==> design.v <==
module pwm #(
    parameter step = 10000
)(
    input logic clk, 
    input logic rst,
    input integer duty_cycle,  
    output logic pwm_out
);
    integer pwm_on;
    localparam integer scalar = step/100;
    int pwm_count;
    logic switch;
    always_ff @(posedge clk) begin
        if (rst) begin
            pwm_on <= 0;
            pwm_count <= 0;
            switch <= 0;
        end
        else begin
        pwm_on <= duty_cycle*scalar;
        if (duty_cycle >= 99 || duty_cycle <= 1) begin
            if (duty_cycle >= 99) begin
                switch <= 0;
            end
            if (duty_cycle <= 1) begin
                switch <= 1;
            end
        end
        else begin
            if (pwm_count > pwm_on - 1) begin
                switch <= 1;
                if (pwm_count > step - 1) begin
                    pwm_count <= 0;
                    switch <= 0;
                end
                else begin
                    pwm_count <= pwm_count + 1;
                end
            end
            else begin
                pwm_count <= pwm_count + 1;
            end
        end
        end
    end
    assign pwm_out = (switch) ? 1'b1 : 1'b0;
endmodule
module ramp #(
    parameter step = 2000000,  
    parameter [0:6] steps = 7'b0011100,  
    parameter int n_steps = $bits(steps)
)(
    input logic clk,
    input logic rst,
    output int pwm_value
);
    integer stage;  
    integer count;  
    integer pwm_count;  
    localparam integer substep = step / 100;
    function automatic integer rate(input integer i);
        integer next;
        integer current;
        begin
            if (i < n_steps - 1) next = steps[i + 1] ? 100 : 0;
            else next = steps[0] ? 100 : 0;
            current = steps[i] ? 100 : 0;
            rate = (next - current) / 100;
        end
    endfunction
    integer stage_rate;
    always_comb begin
        stage_rate = 0;
        for (int i = 0; i < n_steps; i++)
            if (stage == i) stage_rate = rate(i);
    end
    always_ff @(posedge clk) begin
        if (rst) begin
            stage <= 0;
            count <= 0;
            pwm_count <= 0;
            if (steps[0]) pwm_value <= 100;
            else pwm_value <= 0;
        end
        else begin
        pwm_count <= pwm_count + 1;
        if (pwm_count == substep - 1) begin
            pwm_value <= pwm_value + stage_rate;
            pwm_count <= 0;
        end
        count <= count + 1;  
        if (count == step) begin
            count <= 0;  
            if (stage < n_steps - 1) begin
                stage <= stage + 1;
            end 
            else begin
                stage <= 0;
                if (steps[0]) pwm_value <= 100;
                else pwm_value <= 0;
            end
        end
        end
    end
endmodule
module top(
    input logic clk,
    input logic rst,
    output logic    RGB_G,
    output logic    RGB_R,
    output logic    RGB_B
);
    logic red_out;
    integer red;
    logic green_out;
    integer green;
    logic blue_out;
    integer blue;
    ramp #(
        .steps (7'b1100011)
    )
    u1 (
        .clk (clk),
        .rst (rst),
        .pwm_value (red)
    );
    ramp #(
        .steps (7'b0111000)
    )
    u2 (
            .clk (clk),
            .rst (rst),
            .pwm_value (green)
        );
    ramp #(
        .steps (7'b0001110)
    )
    u3 (
        .clk (clk),
        .rst (rst),
        .pwm_value (blue)
    );
    pwm u4 (
        .clk (clk),
        .rst (rst),
        .duty_cycle (red),
        .pwm_out (red_out)
    );
    assign RGB_R = red_out;
    pwm u5 (
        .clk (clk),
        .rst (rst),
        .duty_cycle (green),
        .pwm_out (green_out)
    );
    assign RGB_G = green_out;
    pwm u6 (
        .clk (clk),
        .rst (rst),
        .duty_cycle (blue),
        .pwm_out (blue_out)
    );
    assign RGB_B = blue_out;
endmodule
==> run.sh <==
#!/bin/bash
# the make line also repeats each setting of config.mk as NAME=value (left out here)
make -C /OpenROAD-flow-scripts/flow DESIGN_CONFIG=/design/flow/config.mk WORK_HOME=/design/flow/orfs CLKGATE_MAP_FILE= finish
==> config.mk <==
export PLATFORM = sky130hd
export DESIGN_NAME = top
export DESIGN_NICKNAME = top
export VERILOG_FILES = /design/flow/design.v
export SDC_FILE = /design/flow/constraint.sdc
export NUM_CORES = 4
export LEC_CHECK = 0
export ABC_AREA = 0
export CAP_MARGIN = 20
export CELL_PAD_IN_SITES_GLOBAL_PLACEMENT = 1
export CORE_ASPECT_RATIO = 1.48
export CORE_MARGIN = 2
export CORE_UTILIZATION = 15
export CTS_CLUSTER_SIZE = 97
export GPL_TIMING_DRIVEN = 0
export SLEW_MARGIN = 20
export TNS_END_PERCENT = 75
==> constraint.sdc <==
create_clock -name core_clock -period 7.5 [get_ports {clk}]
set_input_delay 1.5000 -clock core_clock [delete_from_list [all_inputs] [get_ports {clk}]]
set_output_delay 1.5000 -clock core_clock [all_outputs]
set_load 0.01 [all_outputs]
==> results of run 1 <==
## layer usage
metal  track usage (%)  part of all wire (%)  vias to the layer above
met2             13.89                    55                      225
met5                 0                     0                        -
met1             7.289                    40                    14850
li1                  -                     -                    16760
met3            0.9865                   2.7                      129
met4             2.656                   2.8                        0
## through the flow
stage	cells	hold slack (ns)
floorplan	4867	0.4295
global placement	8336	0.4449
detailed placement	8346	0.4545
CTS	8467	0.4650
global route	8468	0.4936
finish	8470	0.4629
## layout make-up
type | instances | area (sq um) | area share, %
Sequential cell | 573 | 11470 | 24.64
Multi-Input combinational cell | 3719 | 26100 | 56.06
Inverter | 476 | 1787 | 3.838
Buffer | 99 | 381.6 | 0.8197
Clock buffer | 94 | 1929 | 4.144
Clock inverter | 27 | 400.4 | 0.8600
Tap cell | 3465 | 4335 | 9.312
Timing Repair Buffer | 14 | 142.6 | 0.3064
Antenna cell | 3 | 7.507 | 0.01613
==> qor.csv, run 1 <==
metric,value,unit
FP Core Util,15.09,%
Detail Route Antenna Nets,0,
Root Driver,clkbuf_16,
Yosys Chip Area,39700,sq um
xor and xnor area share after synthesis,12.18,%
yosys warns,4,
origin of the worst setup path,u5.pwm_on[2],
Cell Type Count,81,
Mapped Area,39700,sq um
Die Ht,629.9,um
WS Path Type,reg -> reg,
HP Start,u1.pwm_count[0],
final hold violation count,0,
Slowest cell on crit path,nor4_1,
cell depth of the worst hold path,1,
Fmax,182.9,MHz
slew margin rel.,39.32,%
Power Total,6.667,mW
CTS tree,done,
Hold Crit Class,reg -> reg,
Post-synth ARST share,0,%
cells along the critical path,nor3_1 > nand2b_1 > or4_1 > nand3b_1 > nand2b_1 > or4_1 > xor2_1 > ha_1 > nand4_1 > nor4_1 > o21ai_0 > o2111ai_1 > xnor2_1 > a41o_1 > clkbuf_1 > nor2_1,
top post-synthesis cells by area,"dfxtp_1 29%, ha_1 16%, xor2_1 6.8%",
max_cap viols,0,
Clock transition at path regs,0.06,ns
cell area after layout,46560,sq um
gr ovfl total,0,
Post-synth regs,573,
CTS HTree Levels,3,
total internal power,5.093,mW
number of synthesized flops with an enable pin,0,
minimum clock period,5.467,ns
sequential power,3.07,mW
Clk. pwr,3.47,mW
Top-Level Pins,5,
Hold Buf Count CTS,0,
cts bufs inserted,68,
Core Footprint,263000,sq um
Final Max Slew Viols,0,
Multiplexer share,0.1544,%
Rows,229,
Worst setup SP type,flip-flop,
leading area contributor after synthesis,dfxtp_1,
switching share of power,23.60,%
ao+oa area frac,11.67,%
Max-area cell share,28.89,%
DRC violations left,0,
P_comb,0.132,mW
peak supply drop,0.1426,mV
IO buf count,4,
"Buf+Inv Stages, Crit Path",1,
endpoints failing setup,0,
CP endpoint kind,flip-flop,
Post-synth top flop,dfxtp_1,
DIE AREA,268900,sq um
yosys cell count,4867,
Routed wire per std cell,11.17,um
Syn Nets,5442,
largest net degree at the start of global routing,33,
total negative setup slack,0,ns
prevailing logic family in the synthesized netlist,simple AND/OR/NAND/NOR gates,
PwrDens,143.2,nW/um^2
Die X,426.9,um
deepest clock path buffer count,3,
Top pwr grp,clock,
CP Depth,16,
fin crit share,72.89,%
Seq pwr share,46.0,%
GRT Total Usage,7.020,%
Layout fillers,29590,
register area share after synthesis,28.89,%
Synth Instances,4867,
Critical Path Fanout Max,10,
starting DRC count in detailed routing,904,
Post-DP Area,44210,sq um
reg2reg end,u5.pwm_count[8],
Area Overhead vs Synth,17.27,%
initial antenna violation count,5,
post-synthesis simple-gate area fraction,22.12,%
Worst Path Required,8.03,ns
cell family with the largest share of critical-path delay,simple AND/OR/NAND/NOR gates,
global-route wire length before repair,158400,um
layout net count,5526,
post-cts sizing count,0,
DR vias,31960,
flop2flop setup slack,2.03,ns
fin util,17.70,%
via density per instance,3.773,
combinational power share,2.0,%
Slew @ Worst Pin,0.9019,ns
1st-pass router iterations,5,
number of logged tool warnings,96,
total wire length,94570,um
Clock Latency Late Sink,0.68,ns
worst r2r src,u5.pwm_on[2],
DP Wirelength,74500,um
Critical path destination,u5.pwm_count[8],
vias in the first global route,32670,
most common cell in the netlist,nor2_1,
pre-CTS setup slack,1.828,ns
Avg Inst Size Synth,8.157,sq um
post-CTS repair timing setup buffer count,0,
Setup Skew,0.02785,ns
clock power share,52.0,%
synth cell count leaders,"612 x nor2_1, 573 x dfxtp_1, 495 x ha_1",
Final GP Congestion,0.7874,
leakage power,19.90,nW
switching power,1.573,mW
clock net sink count,573,
Worst Hold Path EP,u1.pwm_count[0],
unrepaired setup endpoints after global routing,false,
status,timing/DRC/antenna clean,
crit-path max cell delay,0.60,ns
fa+ha+maj area frac,19.53,%
CP Data Arrival Time,6.00,ns
worst setup margin,2.033,ns
Worst R2R Path Depth,16,
==> run 2, diff against run 1 <==
- ABC_AREA: 0 -> unset
- CAP_MARGIN: 20 -> 5
- CELL_PAD_IN_SITES_GLOBAL_PLACEMENT: 1 -> unset
- CORE_ASPECT_RATIO: 1.48 -> unset
- CORE_UTILIZATION: 15 -> 72
- CTS_CLUSTER_SIZE: 97 -> 82
- GPL_TIMING_DRIVEN: 0 -> unset
- PLACE_DENSITY: unset -> 0.63
- SETUP_SLACK_MARGIN: unset -> 2.05
- TNS_END_PERCENT: 75 -> unset
- clock period: 7.5 -> 7.15 ns (I/O delays scaled with it)
==> run 2 against run 1 <==
Net effect: flip-flop count is the same; sequential share of layout area grew 2.4 points; area after synthesis is the same; global-route usage grew 20 points; sequential power grew 5%; critical path depth grew 2; setup slack gained 0.41 ns; core utilization grew 60 points; via count shrank 0.79%; combinational power shrank 16%; total power shrank 2.6%; critical endpoint is now u6.pwm_count[3]; largest power group is now sequential cells.
==> qor.csv, run 2 <==
metric,value,unit
cell family with the largest share of critical-path delay,simple AND/OR/NAND/NOR gates,
Layout fillers,4049,
minimum clock period,4.704,ns
MI comb area,26140,sq um
unrepaired setup endpoints after global routing,false,
number of synthesized flops with an enable pin,0,
Worst Path Required,7.66,ns
Post-synth ARST share,0,%
via density per instance,5.665,
Multiplexer share,0.1544,%
Core Footprint,54770,sq um
PwrDens,153.0,nW/um^2
WS Path Type,reg -> reg,
1st-pass router iterations,5,
post-CTS repair timing setup buffer count,0,
Rows,86,
total negative setup slack,0,ns
P_comb,0.111,mW
post-cts sizing count,0,
placed cell count,5492,
Worst setup SP type,flip-flop,
number of cells in the finished layout apart from fillers,5597,
Mapped Area,39700,sq um
"Buf+Inv Stages, Crit Path",1,
CP Depth,18,
leading area contributor after synthesis,dfxtp_1,
fa+ha+maj area frac,19.53,%
clock power share,48.8,%
most common cell in the netlist,nor2_1,
synth cell count leaders,"612 x nor2_1, 573 x dfxtp_1, 495 x ha_1",
clock net sink count,573,
cell depth of the worst hold path,1,
peak supply drop,0.1878,mV
max_cap viols,0,
largest net degree at the start of global routing,70,
cts bufs inserted,60,
Root Driver,clkbuf_16,
DP Wirelength,56610,um
Post-synth top flop,dfxtp_1,
total wire length,77660,um
fin crit share,65.79,%
yosys warns,4,
Worst R2R Path Depth,18,
post-synthesis simple-gate area fraction,22.12,%
initial antenna violation count,0,
DRC violations left,0,
Slew @ Worst Pin,0.9695,ns
Post-synth regs,573,
layout net count,5425,
HP Start,u2.count[0],
number of logged tool warnings,98,
deepest clock path buffer count,3,
Clk. pwr,3.17,mW
Max-area cell share,28.89,%
sequential power,3.22,mW
Avg Inst Size Synth,8.157,sq um
vias in the first global route,29570,
reg2reg end,u6.pwm_count[3],
Synth Instances,4867,
Area Overhead vs Synth,6.937,%
FP Core Util,72.48,%
starting DRC count in detailed routing,1427,
Critical Path Fanout Max,30,
register area share after synthesis,28.89,%
CTS HTree Levels,2,
total internal power,5.083,mW
leakage power,19.60,nW
Clock transition at path regs,0.06,ns
endpoints failing setup,0,
global-route wire length before repair,132700,um
register area,11470,sq um
crit-path max cell delay,0.48,ns
xor and xnor area share after synthesis,12.18,%
Final Max Slew Viols,0,
Detail Route Antenna Nets,0,
slew margin rel.,35.29,%
switching share of power,21.73,%
flop2flop setup slack,2.45,ns
ao+oa area frac,11.67,%
Worst Hold Path EP,u2.count[0],
yosys cell count,4867,
Die X,238.8,um
Final GP Congestion,0.8627,
CP Data Arrival Time,5.21,ns
Setup Skew,0.01559,ns
Hold Buf Count CTS,0,
Syn Nets,5442,
DR vias,31710,
IO buf count,4,
Routed wire per std cell,13.87,um
Cell Type Count,81,
Slowest cell on crit path,or4_4,
origin of the worst setup path,u6.pwm_on[5],
CTS tree,done,
top post-synthesis cells by area,"dfxtp_1 29%, ha_1 16%, xor2_1 6.8%",
Top-Level Pins,5,
worst r2r src,u6.pwm_on[5],
fin util,77.51,%
status,timing/DRC/antenna clean,
Yosys Chip Area,39700,sq um
Critical path destination,u6.pwm_count[3],
Die Ht,238.8,um
prevailing logic family in the synthesized netlist,simple AND/OR/NAND/NOR gates,
GRT Total Usage,26.81,%
switching power,1.411,mW
CP endpoint kind,flip-flop,
final hold violation count,0,
DIE AREA,57030,sq um
gr ovfl total,0,
Hold Crit Class,reg -> reg,
Fmax,212.6,MHz
Fin Hold WS,0.4580,ns
cells along the critical path,or3_1 > or3b_4 > or4_4 > or4_4 > nor2_4 > nand2_2 > nor2_2 > xnor2_1 > ha_1 > a21o_1 > a21o_1 > a21oi_1 > o21ai_0 > a221oi_1 > mux2_2 > o21bai_2 > buf_4 > nor2_1,
combinational power share,1.7,%
Clock Latency Late Sink,0.64,ns
Seq pwr share,49.5,%
Top pwr grp,sequential cells,
diode count,0,
-- run 2: per-stage QoR --
stage	setup WS, ns	power, mW	instance area, sq um
floorplan	2.267	3.369	39710
global placement	2.303	3.394	40420
detailed placement	2.193	3.396	40430
CTS	2.145	6.549	42440
global route	2.107	6.696	42450
finish	2.446	6.494	42450
-- run 2: final cells by class --
cell class / count / area share, %
Inverter: 476 / 4.209
Multi-Input combinational cell: 3719 / 61.58
Clock inverter: 17 / 0.6101
Timing Repair Buffer: 20 / 0.3714
Tap cell: 704 / 2.075
Clock buffer: 88 / 4.138
Sequential cell: 573 / 27.02
-- run 2: layer usage --
layer  part of all wire [%]  vias to the layer above  GRT usage, %
met4                    1.7                        0         6.458
li1                       -                    16550             -
met3                    2.7                       98         2.610
met1                     49                    14680         36.15
met2                     47                      380         46.26
met5                      0                        -             0
==> run 3, diff against run 2 <==
- CAP_MARGIN: 5 -> 20
- CELL_PAD_IN_SITES_DETAIL_PLACEMENT: unset -> 2
- CORE_ASPECT_RATIO: unset -> 0.95
- CORE_UTILIZATION: 72 -> 53
- CTS_CLUSTER_SIZE: 82 -> unset
- GPL_TIMING_DRIVEN: unset -> 1
- MAX_ROUTING_LAYER: unset -> met5
- PLACE_DENSITY: 0.63 -> unset
- SETUP_SLACK_MARGIN: 2.05 -> 1.05
- SLEW_MARGIN: 20 -> 40
- clock period: 7.15 -> 3.51 ns (I/O delays scaled with it)
==> run 3 against run 2 <==
Net effect: the flow now stops in 3_5_place_dp; die size increased by 35%; synthesized cell count unchanged; area after synthesis unchanged.
==> qor.csv, run 3 <==
metric,value,unit
post-synthesis simple-gate area fraction,22.12,%
Post-synth ARST share,0,%
yosys cell count,4867,
Synth Instances,4867,
Multiplexer share,0.1544,%
Syn Nets,5442,
leading area contributor after synthesis,dfxtp_1,
prevailing logic family in the synthesized netlist,simple AND/OR/NAND/NOR gates,
Post-synth regs,573,
Log Error,[ERROR DPL-0033] detailed placement checks failed during check placement.,
xor and xnor area share after synthesis,12.18,%
ao+oa area frac,11.67,%
Die Ht,270.8,um
register area share after synthesis,28.89,%
FP Core Util,53.71,%
Post-synth top flop,dfxtp_1,
Max-area cell share,28.89,%
status,aborted with a tool error,
yosys warns,4,
number of synthesized flops with an enable pin,0,
Mapped Area,39700,sq um
DIE AREA,77110,sq um
top post-synthesis cells by area,"dfxtp_1 29%, ha_1 16%, xor2_1 6.8%",
most common cell in the netlist,nor2_1,
Die X,284.8,um
Rows,97,
Fail Step,3_5_place_dp,
Final GP Congestion,0.8616,
synth cell count leaders,"612 x nor2_1, 573 x dfxtp_1, 495 x ha_1",
Yosys Chip Area,39700,sq um
Core Footprint,73910,sq um
IO buf count,4,
fa+ha+maj area frac,19.53,%
Avg Inst Size Synth,8.157,sq um
Top-Level Pins,5,
Cell Type Count,81,
run 3: metrics by stage:
stage	hold WS [ns]	setup WS, ns	cells	cell area, sq um	setup TNS [ns]
global placement	0.4414	-0.7325	6340	46030	-49.17
floorplan	0.4295	-0.6623	4867	40720	-36.64
==> run 4, diff against run 3 <==
- CELL_PAD_IN_SITES_DETAIL_PLACEMENT: 2 -> unset
- CORE_ASPECT_RATIO: 0.95 -> unset
- CORE_UTILIZATION: 53 -> 72
- CTS_CLUSTER_DIAMETER: unset -> 379
- GPL_TIMING_DRIVEN: 1 -> unset
- MAX_ROUTING_LAYER: met5 -> unset
- PLACE_DENSITY_LB_ADDON: unset -> 0.02
- SETUP_SLACK_MARGIN: 1.05 -> unset
- SLEW_MARGIN: 40 -> 20
- clock period: 3.51 -> 3.94 ns (I/O delays scaled with it)
==> run 4 against run 3 <==
Net effect: the layout now fails its checks (negative setup slack); area after synthesis is the same; synthesized cell count stayed put; die size down 26%.
==> qor.csv, run 4 <==
metric,value,unit
Mapped Area,39700,sq um
switching share of power,22.49,%
GRT Total Usage,28.62,%
flop2flop setup slack,-0.52,ns
Hold Buf Count CTS,0,
Clk. pwr,6.02,mW
status,"complete, but fails checks",
Critical path destination,u6.pwm_count[22],
Yosys Chip Area,39700,sq um
leakage power,21.04,nW
Rows,86,
Root Driver,clkbuf_16,
xor and xnor area share after synthesis,12.18,%
Slew @ Worst Pin,0.9782,ns
"Top cell by count, worst path",or4_4,
Final GP Congestion,0.8666,
yosys warns,4,
Area Overhead vs Synth,15.94,%
yosys cell count,4867,
clock net sink count,573,
DIE AREA,57030,sq um
Post-synth ARST share,0,%
IO buf count,4,
Cell Type Count,81,
deepest clock path buffer count,3,
Top pwr grp,clock,
CTS HTree Levels,2,
Die Ht,238.8,um
peak supply drop,0.3991,mV
Final Max Slew Viols,0,
fa+ha+maj area frac,19.53,%
cts bufs inserted,61,
global-route wire length before repair,141700,um
HP Start,rst,
minimum clock period,4.456,ns
leading area contributor after synthesis,dfxtp_1,
clock power share,49.7,%
synth cell count leaders,"612 x nor2_1, 573 x dfxtp_1, 495 x ha_1",
Syn Nets,5442,
reg2reg end,u6.pwm_count[22],
cells along the critical path,or3_4 > or3b_4 > or4_4 > or4_4 > nor3_2 > xnor2_1 > ha_1 > a21o_1 > a21oi_1 > o21ai_0 > a221oi_2 > mux2_4 > o21bai_4 > buf_6 > clkbuf_16 > nor2_1,
Synth Instances,4867,
Routed wire per std cell,15.04,um
CP Depth,16,
register area,11520,sq um
MI comb area,27510,sq um
crit-path max cell delay,0.49,ns
FP Core Util,72.48,%
total internal power,9.394,mW
Detail Route Antenna Nets,0,
most common cell in the netlist,nor2_1,
DR vias,33790,
number of synthesized flops with an enable pin,0,
Fin Hold WS,0.4277,ns
Slowest cell on crit path,or4_4,
SO Viols,negative setup slack,
DRC violations left,0,
worst setup margin,-0.5156,ns
Avg Inst Size Synth,8.157,sq um
CP Data Arrival Time,5.00,ns
worst r2r src,u6.pwm_on[5],
1st-pass router iterations,5,
total wire length,87810,um
DP Wirelength,59090,um
Hold Crit Class,in -> reg,
fin crit share,113.1,%
top post-synthesis cells by area,"dfxtp_1 29%, ha_1 16%, xor2_1 6.8%",
starting DRC count in detailed routing,1706,
Core Footprint,54770,sq um
Die X,238.8,um
total negative setup slack,-19.85,ns
gr ovfl total,0,
Seq pwr share,48.1,%
fin util,84.04,%
P_comb,0.268,mW
Max-area cell share,28.89,%
CP endpoint kind,flip-flop,
CTS tree,done,
Post-synth top flop,dfxtp_1,
post-synthesis simple-gate area fraction,22.12,%
Post-synth regs,573,
number of logged tool warnings,99,
vias in the first global route,31840,
Clock transition at path regs,0.07,ns
Layout fillers,3296,
ao+oa area frac,11.67,%
Top-Level Pins,5,
Critical Path Fanout Max,7,
slew margin rel.,34.72,%
final hold violation count,0,
Power Total,12.12,mW
via density per instance,5.786,
PwrDens,263.3,nW/um^2
max_cap viols,0,
Worst Hold Path EP,u3.stage[1],
sequential power,5.83,mW
origin of the worst setup path,u6.pwm_on[5],
endpoints failing setup,64,
Setup Skew,0.03461,ns
WS Path Type,reg -> reg,
cell depth of the worst hold path,2,
cell family with the largest share of critical-path delay,simple AND/OR/NAND/NOR gates,
Clock Latency Late Sink,0.67,ns
combinational power share,2.2,%
Fmax,224.4,MHz
Worst R2R Path Depth,16,
Worst setup SP type,flip-flop,
register area share after synthesis,28.89,%
layout net count,5661,
Multiplexer share,0.1544,%
"Buf+Inv Stages, Crit Path",2,
prevailing logic family in the synthesized netlist,simple AND/OR/NAND/NOR gates,
switching power,2.725,mW
initial antenna violation count,0,
Worst Path Required,4.49,ns
diode count,0,
unrepaired setup endpoints after global routing,true,
largest net degree at the start of global routing,60,
==> run 4: repair_timing <==
| action | CTS | global route |
|---|---|---|
| buffers inserted | 22 | 54 |
| resized | 73 | 263 |
| endpoints found under the setup margin | 91 | 157 |
| pin swaps | 51 | 131 |
| gates cloned | 5 | 3 |
==> run 4: through the flow <==
stage / instance area (sq um) / instances / worst slack, ns
6_report: 46030 / 5840 / -0.5156
3_5_place_dp: 41840 / 5652 / -0.4366
3_3_place_gp: 41840 / 5652 / -0.3151
2_1_floorplan: 39870 / 4867 / -0.2345
4_1_cts: 44560 / 5791 / -0.4070
5_1_grt: 46030 / 5840 / -0.6240
==> run 4: final cells by class <==
class / instances / share of cell area (%)
repair buffers: 255 / 4.795
well taps: 704 / 1.914
clock inverters: 36 / 0.9623
inverters: 476 / 3.882
multi-input cells: 3719 / 59.78
flip-flops and latches: 573 / 25.03
clock buffers: 77 / 3.643
==> run 4: routing by layer <==
layer	part of all wire, %	GRT usage (%)	vias up
li1	-	-	17050
met1	44	36.61	15870
met2	50	51.12	680
met3	3.8	3.129	192
met4	2.7	7.727	0
met5	0	0	-
==> run 5, diff against run 4 <==
- ABC_AREA: unset -> 1
- CTS_CLUSTER_DIAMETER: 379 -> 209
- SETUP_SLACK_MARGIN: unset -> -0.03
- clock period: 3.94 -> 3.56 ns (I/O delays scaled with it)
==> run 5 against run 4 <==
Net effect: critical path depth increased by 5; register-to-register slack improved by 0.35 ns; global-route usage increased by 6.7 points; setup slack improved by 0.35 ns; largest power group unchanged; wire length increased by 41%; design area increased by 12%; the layout still fails its checks (negative setup slack); final cell count increased by 37%; combinational power increased by 8.6%; sequential power increased by 11%.
==> qor.csv, run 5 <==
metric,value,unit
FP Core Util,72.55,%
Root Driver,clkbuf_16,
Post-synth top flop,dfxtp_1,
sequential power,6.45,mW
final hold violation count,0,
total negative setup slack,-5.929,ns
layout net count,7692,
Final GP Congestion,0.9704,
max_cap viols,0,
IO buf count,4,
CTS tree,done,
Avg Inst Size Synth,6.650,sq um
fin util,80.13,%
Syn Nets,7583,
initial antenna violation count,0,
placed cell count,7869,
Worst Path Required,4.07,ns
cell family with the largest share of critical-path delay,simple AND/OR/NAND/NOR gates,
PwrDens,275.4,nW/um^2
Core Footprint,64230,sq um
Mapped Area,46600,sq um
Worst setup SP type,flip-flop,
diode count,0,
CTS HTree Levels,3,
DRC violations left,0,
slew margin rel.,36.26,%
Die X,258.4,um
cell area after layout,51470,sq um
Critical Path Fanout Max,6,
reg2reg end,u6.pwm_count[23],
Rows,93,
Critical path destination,u6.pwm_count[23],
combinational power share,2.1,%
DIE AREA,66780,sq um
unrepaired setup endpoints after global routing,true,
pre-CTS setup slack,-0.1218,ns
fin crit share,104.5,%
Hold Buf Count CTS,0,
Worst Hold Path EP,u3.pwm_count[0],
via density per instance,5.819,
Multiplexer share,0,%
Post-synth regs,573,
synth cell count leaders,"1362 x nand2_1, 1134 x inv_1, 925 x nor2_1",
Seq pwr share,45.5,%
"Buf+Inv Stages, Crit Path",1,
GRT Total Usage,35.35,%
worst setup margin,-0.1607,ns
Top-Level Pins,5,
CP Depth,21,
leading area contributor after synthesis,dfxtp_1,
number of synthesized flops with an enable pin,0,
Layout fillers,4701,
Power Total,14.17,mW
number of logged tool warnings,97,
Clk. pwr,7.43,mW
crit-path max cell delay,0.40,ns
Post-DP Area,48110,sq um
prevailing logic family in the synthesized netlist,simple AND/OR/NAND/NOR gates,
leakage power,23.88,nW
P_comb,0.291,mW
Cell Type Count,59,
total internal power,10.97,mW
top post-synthesis cells by area,"dfxtp_1 25%, ha_1 13%, nand2_1 11%",
Yosys Chip Area,46600,sq um
clock net sink count,573,
Post-synth ARST share,0,%
flop2flop setup slack,-0.16,ns
register area share after synthesis,24.61,%
worst r2r src,u6.pwm_on[7],
number of cells in the finished layout apart from fillers,8027,
cts bufs inserted,69,
starting DRC count in detailed routing,4421,
vias in the first global route,44030,
register area,11520,sq um
MI comb area,30990,sq um
post-synthesis simple-gate area fraction,31.51,%
largest net degree at the start of global routing,71,
peak supply drop,0.4010,mV
Routed wire per std cell,15.47,um
total wire length,124200,um
Setup Skew,0.02239,ns
Clock transition at path regs,0.06,ns
Top pwr grp,clock,
origin of the worst setup path,u6.pwm_on[7],
SO Viols,negative setup slack,
Final Max Slew Viols,0,
Detail Route Antenna Nets,0,
WS Path Type,reg -> reg,
yosys cell count,7008,
deepest clock path buffer count,3,
Worst R2R Path Depth,21,
Clock Latency Late Sink,0.63,ns
switching power,3.208,mW
clock power share,52.4,%
yosys warns,4,
CP endpoint kind,flip-flop,
cell depth of the worst hold path,1,
gr ovfl total,0,
Slowest cell on crit path,ha_1,
Area Overhead vs Synth,10.44,%
minimum clock period,3.721,ns
DR vias,46710,
xor and xnor area share after synthesis,5.638,%
Synth Instances,7008,
endpoints failing setup,60,
CP Data Arrival Time,4.23,ns
Die Ht,258.4,um
HP Start,u3.pwm_count[0],
Fmax,268.8,MHz
Hold Crit Class,reg -> reg,
ao+oa area frac,11.35,%
Slew @ Worst Pin,0.9561,ns
cells along the critical path,nor2_2 > nand2_2 > nor2_4 > nand2_2 > nor2_4 > nand3_4 > nor2_4 > nand2_2 > nor4_4 > xnor2_1 > ha_1 > nand2_2 > nor2_4 > nand3_1 > nor2_2 > nand2_1 > nand3_1 > nand4_1 > o21ai_4 > buf_6 > nor2_1,
switching share of power,22.63,%
fa+ha+maj area frac,16.64,%
most common cell in the netlist,nand2_1,
1st-pass router iterations,12,
status,"complete, but fails checks",
global-route wire length before repair,202200,um
Fin Hold WS,0.4454,ns
Max-area cell share,24.61,%
DP Wirelength,91560,um
run 5: routing by layer:
| metal | track usage, % | vias up | share of wire [%] |
|---|---|---|---|
| li1 | - | 23070 | - |
| met2 | 61.16 | 1745 | 47 |
| met1 | 45.94 | 21540 | 43 |
| met4 | 11.35 | 0 | 3.2 |
| met3 | 4.157 | 361 | 6.3 |
| met5 | 0 | - | 0 |
run 5: layout make-up:
type                            count  area share (%)
Clock buffer                       94           3.853
Clock inverter                     32          0.7633
Inverter                         1148           8.372
Multi-Input combinational cell   5185           60.20
Sequential cell                   573           22.39
Tap cell                          855           2.078
Timing Repair Buffer              140           2.343
run 5: what timing repair did:
item	CTS	global route
buffers inserted	4	24
endpoints found under the setup margin	31	160
gates resized	8	215
gates cloned	1	5
pin swaps	5	41
==> run 6, diff against run 5 <==
- ABC_AREA: 1 -> unset
- CTS_CLUSTER_DIAMETER: 209 -> unset
- CTS_CLUSTER_SIZE: unset -> 77
- PLACE_DENSITY_LB_ADDON: 0.02 -> 0.0
- SETUP_SLACK_MARGIN: -0.03 -> -0.25
- SLEW_MARGIN: 20 -> 35
- TNS_END_PERCENT: unset -> 5
- clock period: 3.56 -> 3.32 ns (I/O delays scaled with it)
==> run 6 against run 5 <==
Net effect: the layout still fails its checks (negative setup slack); critical path type unchanged; die size fell by 15%; global-route usage down 0.47 points; flip-flop count stayed put; largest cell class unchanged; synthesized cell count is 31% lower; register-to-register slack lost 1.8 ns; sequential power up 7.4%; clock skew grew 0.031 ns; final cell count fell by 22%; critical path depth is the same; combinational power rose by 6%; design area down 4.7%.
==> qor.csv, run 6 <==
metric,value,unit
Top pwr grp,clock,
clock power share,50.8,%
number of logged tool warnings,99,
Final GP Congestion,0.8639,
Core Footprint,54770,sq um
WS Path Type,reg -> reg,
Worst R2R Path Depth,21,
"Buf+Inv Stages, Crit Path",4,
Detail Route Antenna Nets,0,
unrepaired setup endpoints after global routing,true,
leakage power,23.41,nW
IO buf count,4,
CP Depth,21,
FP Core Util,72.48,%
global-route wire length before repair,168900,um
Die X,238.8,um
register area,11490,sq um
Seq pwr share,47.1,%
register area share after synthesis,28.89,%
PwrDens,299.8,nW/um^2
status,"complete, but fails checks",
DIE AREA,57030,sq um
Clock Latency Late Sink,0.68,ns
HP Start,rst,
Post-synth ARST share,0,%
DR vias,37140,
vias in the first global route,36760,
minimum clock period,5.254,ns
Top-Level Pins,5,
MI comb area,27210,sq um
placed cell count,6163,
deepest clock path buffer count,3,
SO Viols,negative setup slack,
switching share of power,22.58,%
reg2reg end,u5.pwm_count[10],
largest net degree at the start of global routing,68,
gr ovfl total,0,
total wire length,105800,um
top post-synthesis cells by area,"dfxtp_1 29%, ha_1 16%, xor2_1 6.8%",
prevailing logic family in the synthesized netlist,simple AND/OR/NAND/NOR gates,
starting DRC count in detailed routing,2567,
DP Wirelength,66670,um
Mapped Area,39700,sq um
Post-synth regs,573,
cell family with the largest share of critical-path delay,AND-OR/OR-AND gates,
Setup Skew,0.05300,ns
via density per instance,5.903,
Max-area cell share,28.89,%
Fmax,190.3,MHz
max_cap viols,0,
GRT Total Usage,34.89,%
Cell Type Count,81,
Critical Path Fanout Max,8,
leading area contributor after synthesis,dfxtp_1,
number of cells in the finished layout apart from fillers,6292,
clock net sink count,573,
Routed wire per std cell,16.81,um
DRC violations left,0,
CTS tree,done,
flop2flop setup slack,-1.93,ns
post-synthesis simple-gate area fraction,22.12,%
Yosys Chip Area,39700,sq um
cells along the critical path,buf_4 > inv_1 > ha_1 > nor3b_4 > nand2_1 > or3_4 > nor2_4 > nand3_1 > nor2_1 > xnor2_1 > ha_1 > a21o_1 > a21oi_1 > o21ai_1 > nand2_2 > o2111ai_4 > xnor2_2 > a41o_1 > buf_6 > buf_12 > nor2_1,
Hold Buf Count CTS,0,
cell depth of the worst hold path,2,
Syn Nets,5442,
Worst setup SP type,flip-flop,
origin of the worst setup path,u5.pwm_on[2],
switching power,3.322,mW
Final Max Slew Viols,0,
Synth Instances,4867,
Area Overhead vs Synth,23.59,%
fin util,89.58,%
1st-pass router iterations,6,
Die Ht,238.8,um
yosys warns,4,
worst setup margin,-1.934,ns
ao+oa area frac,11.67,%
Rows,86,
P_comb,0.308,mW
total internal power,11.39,mW
yosys cell count,4867,
Root Driver,clkbuf_16,
xor and xnor area share after synthesis,12.18,%
CP Data Arrival Time,5.78,ns
Worst Hold Path EP,u6.pwm_on[3],
synth cell count leaders,"612 x nor2_1, 573 x dfxtp_1, 495 x ha_1",
Clock transition at path regs,0.07,ns
Slowest cell on crit path,a21oi_1,
Worst Path Required,3.85,ns
combinational power share,2.1,%
number of synthesized flops with an enable pin,0,
CP endpoint kind,flip-flop,
sequential power,6.93,mW
Slew @ Worst Pin,0.8760,ns
crit-path max cell delay,0.70,ns
peak supply drop,0.4583,mV
CTS HTree Levels,2,
Clk. pwr,7.48,mW
fin crit share,158.3,%
fa+ha+maj area frac,19.53,%
cts bufs inserted,60,
Avg Inst Size Synth,8.157,sq um
worst r2r src,u5.pwm_on[2],
slew margin rel.,41.60,%
most common cell in the netlist,nor2_1,
Multiplexer share,0.1544,%
Critical path destination,u5.pwm_count[10],
final hold violation count,0,
Post-synth top flop,dfxtp_1,
Hold Crit Class,in -> reg,
initial antenna violation count,3,
layout net count,6112,
Fin Hold WS,0.3194,ns
endpoints failing setup,204,
Layout fillers,2620,
==> run 6: metal layers <==
metal / GRT usage, % / vias to the layer above / routed length [um]
met3: 5.035 / 411 / 5741
met1: 40.57 / 17560 / 42370
li1: - / 17940 / -
met2: 63.82 / 1224 / 53160
met4: 14.60 / 4 / 4446
met5: 0 / - / 26
==> run 6: timing repair <==
item,4_1_cts,5_1_grt
cloned,2,0
buffers inserted,9,8
endpoints found under the setup margin,191,201
resized,136,114
pin swaps,82,49
==> run 6: through the flow <==
stage	setup WS (ns)	setup TNS, ns	area (sq um)	power (mW)
2_1_floorplan	-0.8741	-103.53	39830	7.257
3_3_place_gp	-0.9125	-101.11	45660	7.344
3_5_place_dp	-0.9656	-117.93	45660	7.353
4_1_cts	-0.9973	-92.41	48580	14.73
5_1_grt	-2.144	-176.25	49060	15.06
6_report	-1.934	-135.09	49060	14.71
==> run 6: layout make-up <==
type | count | share of cell area (%)
clock inverter | 34 | 1.091
inverter | 476 | 3.642
timing repair buffer | 707 | 11.17
clock buffer | 78 | 3.422
antenna | 1 | 0.005100
multi-input combinational | 3719 | 55.46
sequential | 573 | 23.42
tap | 704 | 1.795
==> run 7, diff against run 6 <==
- CTS_CLUSTER_SIZE: 77 -> 96
- PLACE_DENSITY_LB_ADDON: 0.0 -> unset
- SETUP_SLACK_MARGIN: -0.25 -> -0.51
- SLEW_MARGIN: 35 -> 20
- TNS_END_PERCENT: 5 -> unset
- clock period: 3.32 -> 8.38 ns (I/O delays scaled with it)
==> run 7 against run 6 <==
Net effect: now clean on timing, DRC and antenna; final cell count is 11% lower; hold slack better by 0.15 ns; sequential share of layout area is 3.5 points higher; first-iteration DRC count is 42% lower; synthesized cell count stayed put; die size stayed put; critical path type unchanged; critical endpoint is now u5.pwm_count[3]; largest cell class unchanged.
==> qor.csv, run 7 <==
metric,value,unit
status,timing/DRC/antenna clean,
CP endpoint kind,flip-flop,
DR vias,32020,
Seq pwr share,48.3,%
deepest clock path buffer count,3,
Final GP Congestion,0.8841,
cell depth of the worst hold path,1,
Top-Level Pins,5,
CTS tree,done,
number of logged tool warnings,98,
gr ovfl total,0,
worst r2r src,u5.pwm_on[2],
Hold Buf Count CTS,0,
WS Path Type,reg -> reg,
cts bufs inserted,60,
post-synthesis simple-gate area fraction,22.12,%
origin of the worst setup path,u5.pwm_on[2],
Clock Latency Late Sink,0.66,ns
PwrDens,133.4,nW/um^2
Fin Hold WS,0.4650,ns
ao+oa area frac,11.67,%
Avg Inst Size Synth,8.157,sq um
post-cts sizing count,0,
layout net count,5424,
clock net sink count,573,
DRC violations left,0,
Post-synth top flop,dfxtp_1,
minimum clock period,4.974,ns
slew margin rel.,32.51,%
total wire length,78870,um
largest net degree at the start of global routing,51,
Mapped Area,39700,sq um
Root Driver,clkbuf_16,
Clk. pwr,2.84,mW
fa+ha+maj area frac,19.53,%
Fmax,201.0,MHz
post-CTS repair timing setup buffer count,0,
clock power share,50.0,%
cells along the critical path,nor3_1 > nand2b_1 > or4_1 > nand3b_1 > nand2b_1 > or4_1 > xor2_1 > ha_1 > nand4_1 > nor4_1 > o21ai_0 > o2111ai_1 > xnor2_1 > a41o_1 > nor2_1,
HP Start,u1.count[0],
global-route wire length before repair,136100,um
register area share after synthesis,28.89,%
switching power,1.243,mW
via density per instance,5.713,
Slowest cell on crit path,a41o_1,
Die X,238.8,um
register area,11470,sq um
CP Depth,15,
Synth Instances,4867,
number of synthesized flops with an enable pin,0,
total negative setup slack,0,ns
cell family with the largest share of critical-path delay,simple AND/OR/NAND/NOR gates,
diode count,0,
FP Core Util,72.48,%
top post-synthesis cells by area,"dfxtp_1 29%, ha_1 16%, xor2_1 6.8%",
switching share of power,21.89,%
Routed wire per std cell,14.07,um
leakage power,19.68,nW
GRT Total Usage,27.47,%
Clock transition at path regs,0.06,ns
Slew @ Worst Pin,1.012,ns
Area Overhead vs Synth,7.167,%
prevailing logic family in the synthesized netlist,simple AND/OR/NAND/NOR gates,
yosys cell count,4867,
1st-pass router iterations,5,
leading area contributor after synthesis,dfxtp_1,
Multiplexer share,0.1544,%
Post-synth regs,573,
max_cap viols,0,
P_comb,0.0938,mW
Die Ht,238.8,um
Critical Path Fanout Max,30,
Setup Skew,0.03615,ns
Max-area cell share,28.89,%
crit-path max cell delay,0.89,ns
combinational power share,1.7,%
DIE AREA,57030,sq um
Worst Hold Path EP,u1.count[0],
Detail Route Antenna Nets,0,
yosys warns,4,
Worst setup SP type,flip-flop,
CTS HTree Levels,2,
Core Footprint,54770,sq um
endpoints failing setup,0,
Yosys Chip Area,39700,sq um
Top pwr grp,clock,
Syn Nets,5442,
flop2flop setup slack,3.41,ns
total internal power,4.434,mW
Hold Crit Class,reg -> reg,
reg2reg end,u5.pwm_count[3],
initial antenna violation count,0,
Worst R2R Path Depth,15,
Cell Type Count,81,
MI comb area,26120,sq um
Worst Path Required,8.86,ns
Rows,86,
most common cell in the netlist,nor2_1,
xor and xnor area share after synthesis,12.18,%
IO buf count,4,
Layout fillers,4130,
unrepaired setup endpoints after global routing,false,
peak supply drop,0.1787,mV
final hold violation count,0,
Final Max Slew Viols,0,
sequential power,2.74,mW
starting DRC count in detailed routing,1487,
DP Wirelength,57730,um
synth cell count leaders,"612 x nor2_1, 573 x dfxtp_1, 495 x ha_1",
"Buf+Inv Stages, Crit Path",0,
CP Data Arrival Time,5.45,ns
Critical path destination,u5.pwm_count[3],
vias in the first global route,30780,
Post-synth ARST share,0,%
fin crit share,59.35,%
-- run 7: cell type report --
type                    instances  area share, %
multi-input cells            3719          61.39
flip-flops and latches        573          26.96
inverters                     476          4.200
clock buffers                  80          3.988
well taps                     704          2.070
clock inverters                34          1.041
repair buffers                 19         0.3529
-- run 7: per-stage QoR --
step | util, % | std cells | cell area, sq um | setup slack, ns | power (mW)
after floorplan | - | 4867 | 39700 | 2.266 | 2.874
after global placement | 73.76 | 5491 | 40400 | 3.186 | 2.896
after detailed placement | 73.77 | 5491 | 40400 | 3.416 | 2.899
after CTS | 77.68 | 5605 | 42540 | 3.357 | 5.734
after global routing | 77.68 | 5605 | 42540 | 2.893 | 5.845
final | 77.68 | 5605 | 42540 | 3.406 | 5.677
-- run 7: metal layers --
layer | track usage, % | part of all wire, %
met2 | 47.93 | 47
met1 | 35.99 | 48
met4 | 7.633 | 2.0
met3 | 3.002 | 3.0
met5 | 0 | 0
==> run 8, diff against run 7 <==
- CTS_CLUSTER_SIZE: 96 -> 77
- PLACE_DENSITY_LB_ADDON: unset -> 0.0
- SETUP_SLACK_MARGIN: -0.51 -> 1.27
- TNS_END_PERCENT: unset -> 5
- clock period: 8.38 -> 4.36 ns (I/O delays scaled with it)
==> run 8 against run 7 <==
Net effect: the layout now fails its checks (negative setup slack); total power up 94%; clock power up 94%; critical path depth up 2; area after synthesis unchanged; wire length up 18%; sequential share of layout area down 2.0 points; register-to-register slack worse by 3.4 ns; setup slack worse by 3.4 ns; combinational power up 140%; highest routed layer unchanged.
==> qor.csv, run 8 <==
metric,value,unit
status,"complete, but fails checks",
SO Viols,negative setup slack,
Critical path destination,u6.pwm_count[29],
P_comb,0.223,mW
deepest clock path buffer count,3,
global-route wire length before repair,147400,um
layout net count,5481,
yosys cell count,4867,
worst r2r src,u6.pwm_on[5],
worst setup margin,-0.02205,ns
Synth Instances,4867,
most common cell in the netlist,nor2_1,
fa+ha+maj area frac,19.53,%
HP Start,u3.pwm_count[0],
"Buf+Inv Stages, Crit Path",1,
Slew @ Worst Pin,1.099,ns
Slowest cell on crit path,or4_4,
CTS tree,done,
Cell Type Count,81,
minimum clock period,4.382,ns
switching share of power,22.18,%
CP Depth,17,
Final Max Slew Viols,0,
initial antenna violation count,0,
Worst R2R Path Depth,17,
Worst Hold Path EP,u3.pwm_count[0],
IO buf count,4,
total internal power,8.563,mW
Yosys Chip Area,39700,sq um
synth cell count leaders,"612 x nor2_1, 573 x dfxtp_1, 495 x ha_1",
1st-pass router iterations,7,
xor and xnor area share after synthesis,12.18,%
vias in the first global route,32550,
Multiplexer share,0.1544,%
fin crit share,100.5,%
Final GP Congestion,0.8540,
number of logged tool warnings,99,
cell family with the largest share of critical-path delay,simple AND/OR/NAND/NOR gates,
Layout fillers,3108,
Routed wire per std cell,16.47,um
origin of the worst setup path,u6.pwm_on[5],
Syn Nets,5442,
DRC violations left,0,
clock net sink count,573,
reg2reg end,u6.pwm_count[29],
fin util,84.91,%
ao+oa area frac,11.67,%
Die X,238.8,um
final hold violation count,0,
total wire length,93210,um
Root Driver,clkbuf_16,
CTS HTree Levels,2,
Detail Route Antenna Nets,0,
starting DRC count in detailed routing,2199,
Hold Crit Class,reg -> reg,
Setup Skew,0.03611,ns
clock power share,50.2,%
max_cap viols,0,
Rows,86,
Top pwr grp,clock,
CP Data Arrival Time,4.91,ns
prevailing logic family in the synthesized netlist,simple AND/OR/NAND/NOR gates,
DP Wirelength,58670,um
Post-synth top flop,dfxtp_1,
"Top cell by count, worst path",or4_4,
top post-synthesis cells by area,"dfxtp_1 29%, ha_1 16%, xor2_1 6.8%",
Critical Path Fanout Max,30,
unrepaired setup endpoints after global routing,true,
endpoints failing setup,22,
Avg Inst Size Synth,8.157,sq um
FP Core Util,72.48,%
leakage power,20.33,nW
number of synthesized flops with an enable pin,0,
Seq pwr share,47.8,%
register area share after synthesis,28.89,%
sequential power,5.26,mW
peak supply drop,0.3428,mV
CP endpoint kind,flip-flop,
DIE AREA,57030,sq um
cts bufs inserted,60,
GRT Total Usage,30.04,%
Fmax,228.2,MHz
via density per instance,5.993,
Post-synth ARST share,0,%
cells along the critical path,or3_4 > or3b_4 > or4_4 > or4_4 > nor2_4 > nand2_2 > nor2_2 > xnor2_1 > ha_1 > a21o_1 > a21oi_2 > o21ai_1 > a221oi_2 > mux2_4 > o21bai_4 > buf_12 > a21oi_1,
Clock transition at path regs,0.06,ns
PwrDens,236.6,nW/um^2
Worst setup SP type,flip-flop,
diode count,0,
combinational power share,2.0,%
Die Ht,238.8,um
post-synthesis simple-gate area fraction,22.12,%
Area Overhead vs Synth,17.15,%
Core Footprint,54770,sq um
Max-area cell share,28.89,%
Clk. pwr,5.52,mW
switching power,2.440,mW
Fin Hold WS,0.4625,ns
Worst Path Required,4.89,ns
Clock Latency Late Sink,0.66,ns
largest net degree at the start of global routing,47,
DR vias,33920,
slew margin rel.,26.70,%
yosys warns,4,
cell depth of the worst hold path,1,
Post-synth regs,573,
flop2flop setup slack,-0.02,ns
Top-Level Pins,5,
leading area contributor after synthesis,dfxtp_1,
Mapped Area,39700,sq um
WS Path Type,reg -> reg,
gr ovfl total,0,
crit-path max cell delay,0.48,ns
run 8: timing repair:
action	4_1_cts	5_1_grt
setup buffers	17	0
endpoints found under the setup margin	235	294
resized	455	287
hold buffers	0	0
cloned	2	0
pin swaps	405	485
run 8: per-layer routing:
metal	track usage, %	wire [um]	vias up
met4	9.167	3059	0
li1	-	-	16650
met3	3.453	3930	278
met1	36.96	39700	16090
met2	54.79	46520	903
met5	0	0	-
run 8: final cells by class:
| cell class | count | area [sq um] | share of cell area, % |
|---|---|---|---|
| Inverter | 476 | 1792 | 3.853 |
| Timing Repair Buffer | 76 | 743.2 | 1.598 |
| Multi-Input combinational cell | 3719 | 29320 | 63.04 |
| Tap cell | 704 | 880.8 | 1.894 |
| Clock inverter | 26 | 411.6 | 0.8851 |
| Clock buffer | 86 | 1729 | 3.718 |
| Sequential cell | 573 | 11630 | 25.01 |
run 8: through the flow:
| step | area [sq um] | instances | power, mW | TNS (ns) | setup WS, ns |
|---|---|---|---|---|---|
| finish | 46510 | 5660 | 11.00 | -0.1152 | -0.02205 |
| global route | 46510 | 5660 | 11.30 | -8.282 | -0.1959 |
| CTS | 45220 | 5660 | 11.05 | 0 | 0.02992 |
| detailed placement | 40830 | 5529 | 5.583 | -4.487 | -0.09371 |
| global placement | 40820 | 5528 | 5.578 | 0 | 0.03523 |
| floorplan | 39830 | 4867 | 5.526 | 0 | 0.1659 |
==> run 9, diff against run 8 <==
- CTS_CLUSTER_SIZE: 77 -> unset
- SETUP_SLACK_MARGIN: 1.27 -> 0.64
- TNS_END_PERCENT: 5 -> unset
- clock period: 4.36 -> 4.44 ns (I/O delays scaled with it)
==> run 9 against run 8 <==
Net effect: still fails the layout checks on negative setup slack; final cell count up 1.7%; non-clock buffer count up 87; sequential power down 2%; synthesized cell count unchanged; maximum frequency down 1.7%; critical path type unchanged.
==> qor.csv, run 9 <==
metric,value,unit
status,"complete, but fails checks",
SO Viols,negative setup slack,
via density per instance,5.905,
CTS HTree Levels,3,
Die X,238.8,um
Final GP Congestion,0.8525,
prevailing logic family in the synthesized netlist,simple AND/OR/NAND/NOR gates,
gr ovfl total,0,
number of logged tool warnings,99,
Seq pwr share,45.7,%
Slowest cell on crit path,or4_4,
Clock Latency Late Sink,0.62,ns
register area share after synthesis,28.89,%
Final Max Slew Viols,0,
leakage power,20.71,nW
Root Driver,clkbuf_16,
switching power,2.504,mW
max_cap viols,0,
PwrDens,243.5,nW/um^2
worst setup margin,-0.01774,ns
cell depth of the worst hold path,1,
minimum clock period,4.458,ns
Yosys Chip Area,39700,sq um
origin of the worst setup path,u6.pwm_on[4],
Worst Path Required,4.94,ns
unrepaired setup endpoints after global routing,true,
met3 WL post-DR,3486,um
Worst setup SP type,flip-flop,
P_comb,0.253,mW
flop2flop setup slack,-0.02,ns
1st-pass router iterations,5,
DP Wirelength,57930,um
deepest clock path buffer count,3,
top layer in use,met4,
vias in the first global route,31560,
top post-synthesis cells by area,"dfxtp_1 29%, ha_1 16%, xor2_1 6.8%",
global-route wire length before repair,141300,um
Detail Route Antenna Nets,0,
Top-Level Pins,5,
CTS tree,done,
Hold Crit Class,reg -> reg,
"Buf+Inv Stages, Crit Path",2,
Worst R2R Path Depth,19,
DRT met1 WL,39650,um
Rows,86,
number of synthesized flops with an enable pin,0,
Layout fillers,3170,
diode count,0,
Avg Inst Size Synth,8.157,sq um
CP endpoint kind,flip-flop,
Hold Buf Count CTS,0,
GRT Total Usage,28.73,%
Syn Nets,5442,
Post-synth ARST share,0,%
total internal power,8.821,mW
CP Data Arrival Time,4.95,ns
layout net count,5574,
Critical Path Fanout Max,8,
endpoints failing setup,8,
fa+ha+maj area frac,19.53,%
most common cell in the netlist,nor2_1,
ao+oa area frac,11.67,%
DR vias,33990,
clock net sink count,573,
sequential power,5.17,mW
largest net degree at the start of global routing,42,
cell family with the largest share of critical-path delay,simple AND/OR/NAND/NOR gates,
xor and xnor area share after synthesis,12.18,%
total wire length,91990,um
Synth Instances,4867,
cells along the critical path,or3_4 > or3b_4 > or4_4 > or4_4 > nor2_4 > nand2_2 > nor2_2 > xnor2_1 > ha_2 > a21o_1 > a21o_1 > a21oi_1 > o21ai_1 > a221oi_2 > mux2_4 > o21bai_4 > buf_12 > buf_16 > a21oi_2,
crit-path max cell delay,0.49,ns
initial antenna violation count,0,
synth cell count leaders,"612 x nor2_1, 573 x dfxtp_1, 495 x ha_1",
Cell Type Count,81,
Routed wire per std cell,15.98,um
fin crit share,100.4,%
peak supply drop,0.3021,mV
Area Overhead vs Synth,17.17,%
Mapped Area,39700,sq um
Setup Skew,0.02230,ns
combinational power share,2.2,%
Clk. pwr,5.90,mW
leading area contributor after synthesis,dfxtp_1,
Post-DP Area,40840,sq um
reg2reg end,u6.pwm_count[29],
CP Depth,19,
FP Core Util,72.48,%
cts bufs inserted,66,
DIE AREA,57030,sq um
Top pwr grp,clock,
starting DRC count in detailed routing,1727,
post-synthesis simple-gate area fraction,22.12,%
Fmax,224.3,MHz
WS Path Type,reg -> reg,
cell area after layout,46520,sq um
Fin Hold WS,0.4561,ns
final hold violation count,0,
Multiplexer share,0.1544,%
Core Footprint,54770,sq um
yosys cell count,4867,
Critical path destination,u6.pwm_count[29],
Die Ht,238.8,um
Post-synth regs,573,
clock power share,52.1,%
Max-area cell share,28.89,%
switching share of power,22.11,%
IO buf count,4,
DRC violations left,0,
slew margin rel.,27.33,%
Slew @ Worst Pin,1.089,ns
HP Start,u2.count[0],
Clock transition at path regs,0.06,ns
worst r2r src,u6.pwm_on[4],
yosys warns,4,
Worst Hold Path EP,u2.count[0],
met2 WL post-DR,46570,um
Post-synth top flop,dfxtp_1,
==> run 9: layout make-up <==
cell class                 count  area, sq um  area share (%)
multi-input combinational   3719        28230           60.68
tap                          704        880.8           1.894
inverter                     476         1794           3.857
clock buffer                  92         1911           4.107
clock inverter                29        476.7           1.025
sequential                   573        11590           24.92
timing repair buffer         163         1637           3.518
==> run 9: per-layer routing <==
| layer | track usage, % | vias up |
|---|---|---|
| li1 | - | 16860 |
| met1 | 35.96 | 16200 |
| met2 | 51.90 | 724 |
| met3 | 3.395 | 200 |
| met4 | 8.087 | 0 |
| met5 | 0 | - |
==> run 9: stage by stage <==
step | total power [mW] | setup WS (ns) | setup TNS (ns) | cells | utilization [%]
after global routing | 11.63 | -0.1425 | -3.751 | 5756 | 84.93
after floorplan | 5.427 | 0.2677 | 0 | 4867 | -
after detailed placement | 5.479 | 0.06196 | 0 | 5510 | 74.56
after CTS | 11.37 | 0.03121 | 0 | 5682 | 80.95
after global placement | 5.476 | 0.1348 | 0 | 5510 | 74.55
final | 11.33 | -0.01774 | -0.05803 | 5756 | 84.93
==> run 9: what timing repair did <==
action,CTS,global route
endpoints found under the setup margin,141,163
setup buffers,45,67
pin swaps,95,201
gates resized,146,353
gates cloned,6,7
==> run 10, diff against run 9 <==
- ABC_AREA: unset -> 1
- PLACE_DENSITY_LB_ADDON: 0.0 -> unset
- SETUP_SLACK_MARGIN: 0.64 -> unset
- clock period: 4.44 -> 5.21 ns (I/O delays scaled with it)
==> run 10 against run 9 <==
Net effect: the run now finishes clean; critical path depth decreased by 1; synthesized cell count increased by 44%; total power decreased by 17%; global-route usage increased by 4.8 points; wire length increased by 24%.
==> qor.csv, run 10 <==
metric,value,unit
status,timing/DRC/antenna clean,
Clk. pwr,4.81,mW
cts bufs inserted,67,
post-cts sizing count,0,
total internal power,7.283,mW
WS Path Type,reg -> reg,
Avg Inst Size Synth,6.650,sq um
Final Max Slew Viols,0,
Rows,93,
DR vias,44880,
post-CTS repair timing setup buffer count,0,
most common cell in the netlist,nand2_1,
met2 Use GR,56.96,%
sequential power,4.41,mW
max_cap viols,0,
final hold violation count,0,
DRC violations left,0,
Detail Route Antenna Nets,0,
Die Ht,258.4,um
xor and xnor area share after synthesis,5.638,%
Cell Type Count,59,
Yosys Chip Area,46600,sq um
slew margin rel.,27.85,%
DP Wirelength,86690,um
Top pwr grp,clock,
Synth Instances,7008,
origin of the worst setup path,u3.stage[20],
HP Start,u2.pwm_count[0],
Routed wire per std cell,14.46,um
via density per instance,5.685,
cell depth of the worst hold path,1,
deepest clock path buffer count,3,
"Most Used Layer, Global Route",met2,
IO buf count,4,
Clock transition at path regs,0.06,ns
initial antenna violation count,0,
reg2reg end,u3.pwm_value[22],
cells along the critical path,nor2_1 > nand3_1 > nor2_1 > nand3_1 > inv_1 > nand3_1 > inv_1 > buf_4 > ha_1 > nand3_1 > nand3_1 > a21boi_0 > o21ai_0 > nand2_1 > nand2_1 > xor2_1 > o21ai_0 > inv_1,
clock net sink count,573,
placed cell count,7780,
Top-Level Pins,5,
Worst setup SP type,flip-flop,
CP Data Arrival Time,4.79,ns
CP Depth,18,
fa+ha+maj area frac,16.64,%
endpoints failing setup,0,
Post-DP Area,47390,sq um
Mapped Area,46600,sq um
number of logged tool warnings,98,
synth cell count leaders,"1362 x nand2_1, 1134 x inv_1, 925 x nor2_1",
register area share after synthesis,24.61,%
Post-synth top flop,dfxtp_1,
clock power share,51.2,%
Post-synth ARST share,0,%
number of cells in the finished layout apart from fillers,7895,
FP Core Util,72.55,%
met3 Track Usage GR,3.599,%
switching power,2.102,mW
layout net count,7569,
post-synthesis simple-gate area fraction,31.51,%
Syn Nets,7583,
Worst Hold Path EP,u2.pwm_count[0],
cell family with the largest share of critical-path delay,simple AND/OR/NAND/NOR gates,
cell area after layout,49620,sq um
met1 global-route usage,45.19,%
number of synthesized flops with an enable pin,0,
"Buf+Inv Stages, Crit Path",4,
Slowest cell on crit path,inv_1,
Final GP Congestion,0.9748,
leakage power,22.96,nW
Critical path destination,u3.pwm_value[22],
CTS HTree Levels,3,
yosys cell count,7008,
Core Footprint,64230,sq um
Slew @ Worst Pin,1.080,ns
fin crit share,82.34,%
Hold Crit Class,reg -> reg,
largest net degree at the start of global routing,68,
Max-area cell share,24.61,%
Hold Buf Count CTS,0,
Worst R2R Path Depth,18,
total wire length,114200,um
flop2flop setup slack,0.92,ns
worst r2r src,u3.stage[20],
Fmax,233.1,MHz
GRT Total Usage,33.51,%
Die X,258.4,um
peak supply drop,0.2712,mV
1st-pass router iterations,5,
PwrDens,189.2,nW/um^2
gr ovfl total,0,
Post-synth regs,573,
Root Driver,clkbuf_16,
diode count,0,
CP endpoint kind,flip-flop,
Seq pwr share,47.0,%
starting DRC count in detailed routing,3504,
leading area contributor after synthesis,dfxtp_1,
prevailing logic family in the synthesized netlist,simple AND/OR/NAND/NOR gates,
top post-synthesis cells by area,"dfxtp_1 25%, ha_1 13%, nand2_1 11%",
"Top cell by count, worst path",nand3_1,
P_comb,0.167,mW
crit-path max cell delay,0.56,ns
ao+oa area frac,11.35,%
minimum clock period,4.290,ns
Setup Skew,0.02603,ns
total negative setup slack,0,ns
yosys warns,4,
combinational power share,1.8,%
Worst Path Required,5.71,ns
CTS tree,done,
vias in the first global route,42240,
DIE AREA,66780,sq um
unrepaired setup endpoints after global routing,false,
Multiplexer share,0,%
Clock Latency Late Sink,0.62,ns
global-route wire length before repair,192500,um
switching share of power,22.40,%
Critical Path Fanout Max,21,
Area Overhead vs Synth,6.471,%
==> run 10: cell type report <==
cell class / instances / area (sq um)
sequential: 573 / 11470
fill: 5014 / 14610
tap: 855 / 1070
timing repair buffer: 19 / 150.1
clock inverter: 27 / 350.3
clock buffer: 88 / 1876
inverter: 1148 / 4309
multi-input combinational: 5185 / 30390
==> run 10: stage by stage <==
| step | utilization (%) | hold WS [ns] | power (mW) | setup WS, ns |
|---|---|---|---|---|
| 5_1_grt | 77.25 | 0.4630 | 9.625 | 0.5977 |
| 6_report | 77.25 | 0.4547 | 9.385 | 0.9199 |
| 3_5_place_dp | 73.78 | 0.4358 | 4.669 | 1.142 |
| 4_1_cts | 77.24 | 0.4547 | 9.439 | 1.000 |
| 3_3_place_gp | 73.77 | 0.4234 | 4.663 | 1.326 |
| 2_1_floorplan | - | 0.4132 | 4.627 | 1.188 |
==> run 10: layer usage <==
layer | share of wire, % | vias to the layer above
li1 | - | 22790
met1 | 46 | 20550
met2 | 46 | 1327
met3 | 5.8 | 215
met4 | 2.3 | 0
met5 | 0 | -
==> run 11, diff against run 10 <==
- ABC_AREA: 1 -> unset
- CORE_UTILIZATION: 72 -> 61
- SETUP_SLACK_MARGIN: unset -> 2.04
- clock period: 5.21 -> 7.15 ns (I/O delays scaled with it)
==> run 11 against run 10 <==
Net effect: area after synthesis is 15% lower; clock power is 27% lower; wire length is 32% lower; register-to-register slack better by 1.6 ns; flip-flop count stayed put; largest power group unchanged; total power is 27% lower; synthesized cell count is 31% lower.
==> qor.csv, run 11 <==
metric,value,unit
status,timing/DRC/antenna clean,
Core Footprint,64350,sq um
origin of the worst setup path,u6.pwm_on[5],
WS Path Type,reg -> reg,
switching share of power,22.08,%
Syn Nets,5442,
cells along the critical path,or3_1 > or3b_4 > or4_4 > or4_4 > nor2_4 > nand2_2 > nor2_2 > xnor2_1 > ha_1 > a21o_1 > a21o_1 > a21oi_1 > o21ai_0 > a221oi_1 > mux2_2 > o21bai_2 > buf_4 > nor2_1,
Clock transition at path regs,0.06,ns
largest net degree at the start of global routing,63,
combinational power share,1.6,%
GRT Total Usage,23.07,%
Cell Type Count,81,
yosys warns,4,
endpoints failing setup,0,
peak supply drop,0.2031,mV
max_cap viols,0,
Hold Crit Class,reg -> reg,
CTS tree,done,
register area share after synthesis,28.89,%
crit-path max cell delay,0.48,ns
diode count,0,
clock net sink count,573,
number of synthesized flops with an enable pin,0,
unrepaired setup endpoints after global routing,false,
total negative setup slack,0,ns
CP Data Arrival Time,5.16,ns
number of logged tool warnings,98,
register area,11470,sq um
Worst R2R Path Depth,18,
DR vias,31110,
post-synthesis simple-gate area fraction,22.12,%
Top-Level Pins,5,
final hold violation count,0,
fa+ha+maj area frac,19.53,%
CTS HTree Levels,3,
Area Overhead vs Synth,8.169,%
Critical path destination,u6.pwm_count[8],
Worst Hold Path EP,u2.count[0],
Top pwr grp,clock,
Slew @ Worst Pin,1.082,ns
Slowest cell on crit path,or4_4,
DIE AREA,67140,sq um
Root Driver,clkbuf_16,
DRC violations left,0,
1st-pass router iterations,5,
Post-synth ARST share,0,%
post-CTS repair timing setup buffer count,0,
DP Wirelength,57640,um
CP endpoint kind,flip-flop,
synth cell count leaders,"612 x nor2_1, 573 x dfxtp_1, 495 x ha_1",
Multiplexer share,0.1544,%
gr ovfl total,0,
layout net count,5432,
sequential power,3.22,mW
Post-synth top flop,dfxtp_1,
cell family with the largest share of critical-path delay,simple AND/OR/NAND/NOR gates,
Rows,93,
Mapped Area,39700,sq um
ao+oa area frac,11.67,%
Synth Instances,4867,
FP Core Util,61.69,%
Clk. pwr,3.51,mW
global-route wire length before repair,134500,um
reg2reg end,u6.pwm_count[8],
MI comb area,26140,sq um
Yosys Chip Area,39700,sq um
switching power,1.511,mW
Seq pwr share,47.0,%
Max-area cell share,28.89,%
worst r2r src,u6.pwm_on[5],
most common cell in the netlist,nor2_1,
CP Depth,18,
yosys cell count,4867,
Worst setup SP type,flip-flop,
Die X,259.1,um
Die Ht,259.1,um
leakage power,19.76,nW
worst setup margin,2.486,ns
Fin Hold WS,0.4606,ns
vias in the first global route,29970,
pre-CTS setup slack,2.145,ns
slew margin rel.,27.84,%
deepest clock path buffer count,3,
post-cts sizing count,0,
minimum clock period,4.664,ns
cts bufs inserted,67,
PwrDens,159.3,nW/um^2
Final Max Slew Viols,0,
Layout fillers,5589,
"Buf+Inv Stages, Crit Path",1,
starting DRC count in detailed routing,1284,
Detail Route Antenna Nets,0,
cell depth of the worst hold path,1,
Routed wire per std cell,13.39,um
clock power share,51.4,%
flop2flop setup slack,2.49,ns
Post-synth regs,573,
leading area contributor after synthesis,dfxtp_1,
HP Start,u2.count[0],
Worst Path Required,7.65,ns
Avg Inst Size Synth,8.157,sq um
total internal power,5.330,mW
xor and xnor area share after synthesis,12.18,%
top post-synthesis cells by area,"dfxtp_1 29%, ha_1 16%, xor2_1 6.8%",
total wire length,77170,um
IO buf count,4,
prevailing logic family in the synthesized netlist,simple AND/OR/NAND/NOR gates,
Hold Buf Count CTS,0,
Final GP Congestion,0.8895,
Fmax,214.4,MHz
via density per instance,5.399,
Clock Latency Late Sink,0.63,ns
Setup Skew,0.04021,ns
initial antenna violation count,0,
fin crit share,65.23,%
P_comb,0.110,mW
Critical Path Fanout Max,30,
-- run 11: per-layer routing --
metal | vias to the layer above | share of wire [%] | GRT usage, %
li1 | 16570 | - | -
met5 | - | 0 | 0
met2 | 280 | 46 | 39.74
met4 | 0 | 2.3 | 7.017
met3 | 113 | 2.2 | 2.578
met1 | 14150 | 50 | 30.32
-- run 11: layout make-up --
class / instances / area share (%)
Clock buffer: 89 / 4.376
Inverter: 476 / 4.161
Timing Repair Buffer: 20 / 0.3671
Tap cell: 855 / 2.491
Sequential cell: 573 / 26.71
Multi-Input combinational cell: 3719 / 60.87
Clock inverter: 31 / 1.026
-- run 11: metrics by stage --
stage / instances / instance area, sq um / util (%) / power, mW
6_report: 5763 / 42940 / 66.73 / 6.841
5_1_grt: 5763 / 42940 / 66.73 / 7.072
3_5_place_dp: 5643 / 40620 / 63.12 / 3.399
3_3_place_gp: 5643 / 40610 / 63.11 / 3.397
2_1_floorplan: 4867 / 39710 / - / 3.369
4_1_cts: 5763 / 42930 / 66.72 / 6.947
Power is estimated from default activity; no workload was simulated.
